== job 3282 ==
// calculator
module calculator (input CLOCK_50,
							input RESET,
							input KEYPRESSED,
							input [3:0] KEYCODE,
							input [3:0] KEY,
							output [0:6] HEX0, HEX1, HEX2, HEX3, HEX4, HEX5, HEX6, HEX7
							);
For scale: roughly 8,900 cells after synthesis, ~220 flip-flops, about 51,000 um2 of cells after synthesis.
clock: 21.5 ns
lec_check: 0
abc_area: 1
cap_margin: 20
core_margin: 2
core_utilization: 72
cts_cluster_diameter: 376
cts_cluster_size: 99
place_density: 0.38
setup_slack_margin: 5.0
slew_margin: 20
tns_end_percent: 5
run.sh (not shown) runs the stock make flow with config.mk's settings and CLKGATE_MAP_FILE=.
Job 3282 did not run to completion, as it errored out during global routing.
## Diff of input files: job 691 against job 3282
- removing TNS_END_PERCENT (formerly 5)
- changing CORE_UTILIZATION from 72 to 40
- removing CTS_CLUSTER_SIZE (formerly 99)
- removing CTS_CLUSTER_DIAMETER (formerly 376)
- removing PLACE_DENSITY (formerly 0.38)
- changing the clock period (ns, I/O delays scaled along) from 21.5 to 38.4
Notes after the runs:
Job 3282 got as far as global routing, where a tool error ended the run. Job 691 closes out successfully: all stages finished, all timing, DRC and antenna checks passed. Die span in y: job 691 vs job 3282 up 91 um. There was hardly any difference in synthesized area between job 3282 and job 691. Taking job 3282 as the reference, in job 691 total CTS buffers now sits higher; global placer's final weighted congestion fell by 0.074. Compared with job 3282, in job 691 standard cell area after detailed placement now smaller; count of state elements after synthesis barely changed; number of sinks on the clock net essentially unchanged.
The following lists how job 3249 was set up differently from job 691:
- CORE_UTILIZATION now 62, was 40
- CTS_CLUSTER_SIZE now 96, previously not set
- SETUP_SLACK_MARGIN no longer set, was 5.0
- the clock period (ns, I/O delays scaled along) now 21.4, was 38.4
[summary]
Of job 691 and job 3249, only job 691 finishes the flow clean. The total number of tap cells of job 3249 falls short of that of job 691 by 590. Going from job 691 to job 3249, the number of nets in the finished design was found to have gone up by 12%. Relative to job 691, number of antenna repair diodes increased by 8 in job 3249. Against job 691, wire length after detailed routing in job 3249 rose by more than 10%. In the final reports, the cell area of job 3249 is larger than that of job 691. Min achievable frequency across job 691 and job 3249: job 691. Cell count went up by a few percent going from job 691 to job 3249.
[inputs] job 4086 vs job 3249
- CORE_UTILIZATION changed from 62 to 40
- CTS_CLUSTER_SIZE removed (was 96)
- the clock period (ns, I/O delays scaled along) changed from 21.4 to 38.4
Notes after the runs:
- Job 4086: flow completed, timing, DRC and antenna clean
- Diff job 3249 and job 4086: instance count on the critical path lower in job 3249
- Job 4086 vs. job 3249: total setup buffers inserted after CTS went down by 176.
- Setup WNS job 3249 -> job 4086: better
- Data arrival time of the worst path in job 4086 vs job 3249: up 6.96 ns
- Job 3249 ended up with alu_1.remainder[20] as its capture point of the critical path; job 4086 ended up with alu_1.remainder[19].
> inputs changed (job 4086 -> job 6484)
- PLACE_DENSITY_LB_ADDON newly set to 0.0
- CORE_UTILIZATION changed from 40 to 59
- the clock period (ns, I/O delays scaled along) changed from 38.4 to 59.3
==> results <==
Compared with job 4086, number of cell instances on the worst register-to-register path in job 6484 decreased by a few percent.
The critical path data required time of job 6484 is higher than that of job 4086.
Diff job 4086..job 6484 | sequential portion of the cell area | negligible
Portion of the layout cell area used by non-clock buffers of job 4086 is on par with job 6484.
The wire length on met1 in job 6484 is 0.939 times that in job 4086.
In job 6484 the number of stages on the worst setup path turned out 2.4% lower than in job 4086.

---

calculator again, from the RTL that the note above started with.
export LEC_CHECK = 0
export ABC_AREA = 1
export CAP_MARGIN = 0
export CORE_MARGIN = 2
export CORE_UTILIZATION = 72
export CTS_CLUSTER_DIAMETER = 256
export SETUP_SLACK_MARGIN = 4.1
export SLEW_MARGIN = 20
create_clock -name core_clock -period 33.8 [get_ports {CLOCK_50}]
Next try:
CAP_MARGIN = 20   (was 0)
CORE_UTILIZATION = 68   (was 72)
CTS_CLUSTER_DIAMETER = unset   (was 256)
CTS_CLUSTER_SIZE = 34   (was unset)
SETUP_SLACK_MARGIN = unset   (was 4.1)
clock period = 21.4 ns   (was 33.8 ns; I/O delays follow)
With this change the flow died in global routing (ODB-0269); die area increases by 5.8%; synthesized area is unchanged; synthesized cell count does not change.
Next try:
CORE_UTILIZATION = 66   (was 68)
CTS_CLUSTER_SIZE = 95   (was 34)
clock period = 71.7 ns   (was 21.4 ns; I/O delays follow)
Effect:
- Now the flow went through all stages and came out clean
- area after synthesis is unchanged
- synthesized cell count does not change
- die size goes up by a few percent
Next try:
CORE_UTILIZATION = 69   (was 66)
CTS_CLUSTER_SIZE = unset   (was 95)
clock period = 37.2 ns   (was 71.7 ns; I/O delays follow)
Synthesized cell count stays the same.
Maximum frequency grows by 10%.
Hold slack degrades by 0.0033 ns.
Final area rose by 0.54%.
Register-to-register slack is worse by 31 ns.
Count of clock-buffer cells in the layout falls by 5.
Synthesized area stays the same.
Cell count shrinks by 0.52%.
Non-clock buffer count rose by 16.
Core utilization is higher by 3.4 points.
Setup slack loses 31 ns.

---

## the previous run
calculator again, from the RTL that the note above started with.
clock: 50.0 ns
lec_check: 0
abc_area: 1
cap_margin: 20
core_aspect_ratio: 0.79
core_margin: 2
core_utilization: 40
setup_slack_margin: 1.74
slew_margin: 25
### the previous run -> the current run
Settings: ABC_AREA changed from 1 to 0; SETUP_SLACK_MARGIN removed (was 1.74); CORE_ASPECT_RATIO changed from 0.79 to 1.21; SLEW_MARGIN changed from 25 to 20.
Notes after the runs:
Summary of the comparison: cell total after placement is lower in the current run, relative to the previous run.
Largest fanout on the critical path | the current run below the previous run
As far as largest net degree at the start of global routing goes, the previous run and the current run are indistinguishable; the numbers are identical.

---

calculator again, from the RTL that the note above started with.
export LEC_CHECK = 0
export ABC_AREA = 1
export CAP_MARGIN = 20
export CELL_PAD_IN_SITES_GLOBAL_PLACEMENT = 0
export CORE_ASPECT_RATIO = 1.12
export CORE_MARGIN = 2
export CORE_UTILIZATION = 70
export CTS_CLUSTER_DIAMETER = 53
export PLACE_DENSITY = 0.48
export SETUP_SLACK_MARGIN = 5.0
export SLEW_MARGIN = 0
export TNS_END_PERCENT = 5
create_clock -name core_clock -period 68.8 [get_ports {CLOCK_50}]
==> next run, changes <==
- CELL_PAD_IN_SITES_GLOBAL_PLACEMENT: 0 -> unset
- CORE_ASPECT_RATIO: 1.12 -> unset
- CORE_UTILIZATION: 70 -> 31
- CTS_CLUSTER_DIAMETER: 53 -> unset
- PLACE_DENSITY: 0.48 -> unset
- SETUP_SLACK_MARGIN: 5.0 -> unset
- SLEW_MARGIN: 0 -> 20
- TNS_END_PERCENT: 5 -> unset
- clock period: 68.8 -> 38.4 ns (I/O delays scaled with it)
What happened: The new run completed without violations. Setup slack loses 28 ns. Global-route usage went down by 21 points. Final cell count is higher by 13%.
==> next run, changes <==
- ABC_AREA: 1 -> 0
- CORE_UTILIZATION: 31 -> 56
- PLACE_DENSITY: unset -> 0.89
- clock period: 38.4 -> 50.0 ns (I/O delays scaled with it)
Synthesized area goes up by 4.3%.
Die area goes down by 42%.
Setup slack degrades by 0.12 ns.
Count of clock-buffer cells in the layout goes up by 1.
==> next run, changes <==
- CORE_UTILIZATION: 56 -> 24
- HOLD_SLACK_MARGIN: unset -> 0.27
- PLACE_DENSITY: 0.89 -> unset
The changed run finished clean.
Clock-buffer cell count grows by 1.
Register-to-register slack gets better by 0.61 ns.
Final cell count grows by about a fifth.
Global-route usage goes down by 18 points.
==> next run, changes <==
- ABC_AREA: 0 -> 1
- CELL_PAD_IN_SITES_GLOBAL_PLACEMENT: unset -> 2
- CORE_ASPECT_RATIO: unset -> 1.03
- CORE_MARGIN: 2 -> 10
- CORE_UTILIZATION: 24 -> 23
- HOLD_SLACK_MARGIN: 0.27 -> unset
- PLACE_DENSITY_LB_ADDON: unset -> 0.18
- SETUP_SLACK_MARGIN: unset -> 1.74
- SLEW_MARGIN: 20 -> 25
The changed run produced a clean layout.
Count of clock-buffer cells in the layout increases by 5.
Routed wire length rose by about a fifth.
Synthesized cell count increases by about a fifth.
Die size goes up by a few percent.

---

Starting RTL as in the previous note.
clock: 27.3 ns
lec_check: 0
abc_area: 1
cap_margin: 5
core_margin: 2
core_utilization: 72
cts_cluster_diameter: 297
max_routing_layer: met4
setup_slack_margin: 3.21
slew_margin: 30
The first run aborted during 5_1_grt.
Rerun with:
--- a/flow/config.mk
+++ b/flow/config.mk
@@ -9 +9 @@
-export CAP_MARGIN = 5
+export CAP_MARGIN = 20
@@ -11,2 +11 @@
-export CORE_UTILIZATION = 72
-export CTS_CLUSTER_DIAMETER = 297
+export CORE_UTILIZATION = 65
@@ -14,2 +13 @@
-export SETUP_SLACK_MARGIN = 3.21
-export SLEW_MARGIN = 30
+export SLEW_MARGIN = 20
==> flow/constraint.sdc (replaced) <==
create_clock -name core_clock -period 30.7 [get_ports {CLOCK_50}]
set_input_delay 6.1400 -clock core_clock [delete_from_list [all_inputs] [get_ports {CLOCK_50}]]
set_output_delay 6.1400 -clock core_clock [all_outputs]
set_load 0.01 [all_outputs]
What happened: The new run completed with no timing, DRC or antenna violations. Die size climbs by about 10%. Synthesized cell count does not change. Area after synthesis does not change.
Rerun with:
--- a/flow/config.mk
+++ b/flow/config.mk
@@ -9 +9 @@
-export CAP_MARGIN = 20
+export CAP_MARGIN = 5
@@ -11 +11 @@
-export CORE_UTILIZATION = 65
+export CORE_UTILIZATION = 71
==> flow/constraint.sdc (replaced) <==
create_clock -name core_clock -period 24.6 [get_ports {CLOCK_50}]
set_input_delay 4.9200 -clock core_clock [delete_from_list [all_inputs] [get_ports {CLOCK_50}]]
set_output_delay 4.9200 -clock core_clock [all_outputs]
set_load 0.01 [all_outputs]
What happened:
- With this change the flow never finished: it broke off in 5_1_grt
- synthesized area does not change
- synthesized cell count stays the same
- die area shrinks by 8.3%
Rerun with:
--- a/flow/config.mk
+++ b/flow/config.mk
@@ -9,0 +10 @@
+export CORE_ASPECT_RATIO = 0.71
@@ -11,0 +13,2 @@
+export CTS_CLUSTER_DIAMETER = 297
+export CTS_CLUSTER_SIZE = 40
==> flow/constraint.sdc (replaced) <==
create_clock -name core_clock -period 23.3 [get_ports {CLOCK_50}]
set_input_delay 4.6600 -clock core_clock [delete_from_list [all_inputs] [get_ports {CLOCK_50}]]
set_output_delay 4.6600 -clock core_clock [all_outputs]
set_load 0.01 [all_outputs]
Result:
- The new run died in 5_1_grt
- die size barely changes
- synthesized area does not change
- synthesized cell count stays the same
Rerun with:
--- a/flow/config.mk
+++ b/flow/config.mk
@@ -9,2 +9 @@
-export CAP_MARGIN = 5
-export CORE_ASPECT_RATIO = 0.71
+export CAP_MARGIN = 20
@@ -12,4 +11 @@
-export CORE_UTILIZATION = 71
-export CTS_CLUSTER_DIAMETER = 297
-export CTS_CLUSTER_SIZE = 40
-export MAX_ROUTING_LAYER = met4
+export CORE_UTILIZATION = 11
==> flow/constraint.sdc (replaced) <==
create_clock -name core_clock -period 71.7 [get_ports {CLOCK_50}]
set_input_delay 14.3400 -clock core_clock [delete_from_list [all_inputs] [get_ports {CLOCK_50}]]
set_output_delay 14.3400 -clock core_clock [all_outputs]
set_load 0.01 [all_outputs]
Result:
- Now the flow finished clean
- area after synthesis stays the same
- die area rises to 6.3 times its value
- synthesized cell count does not change
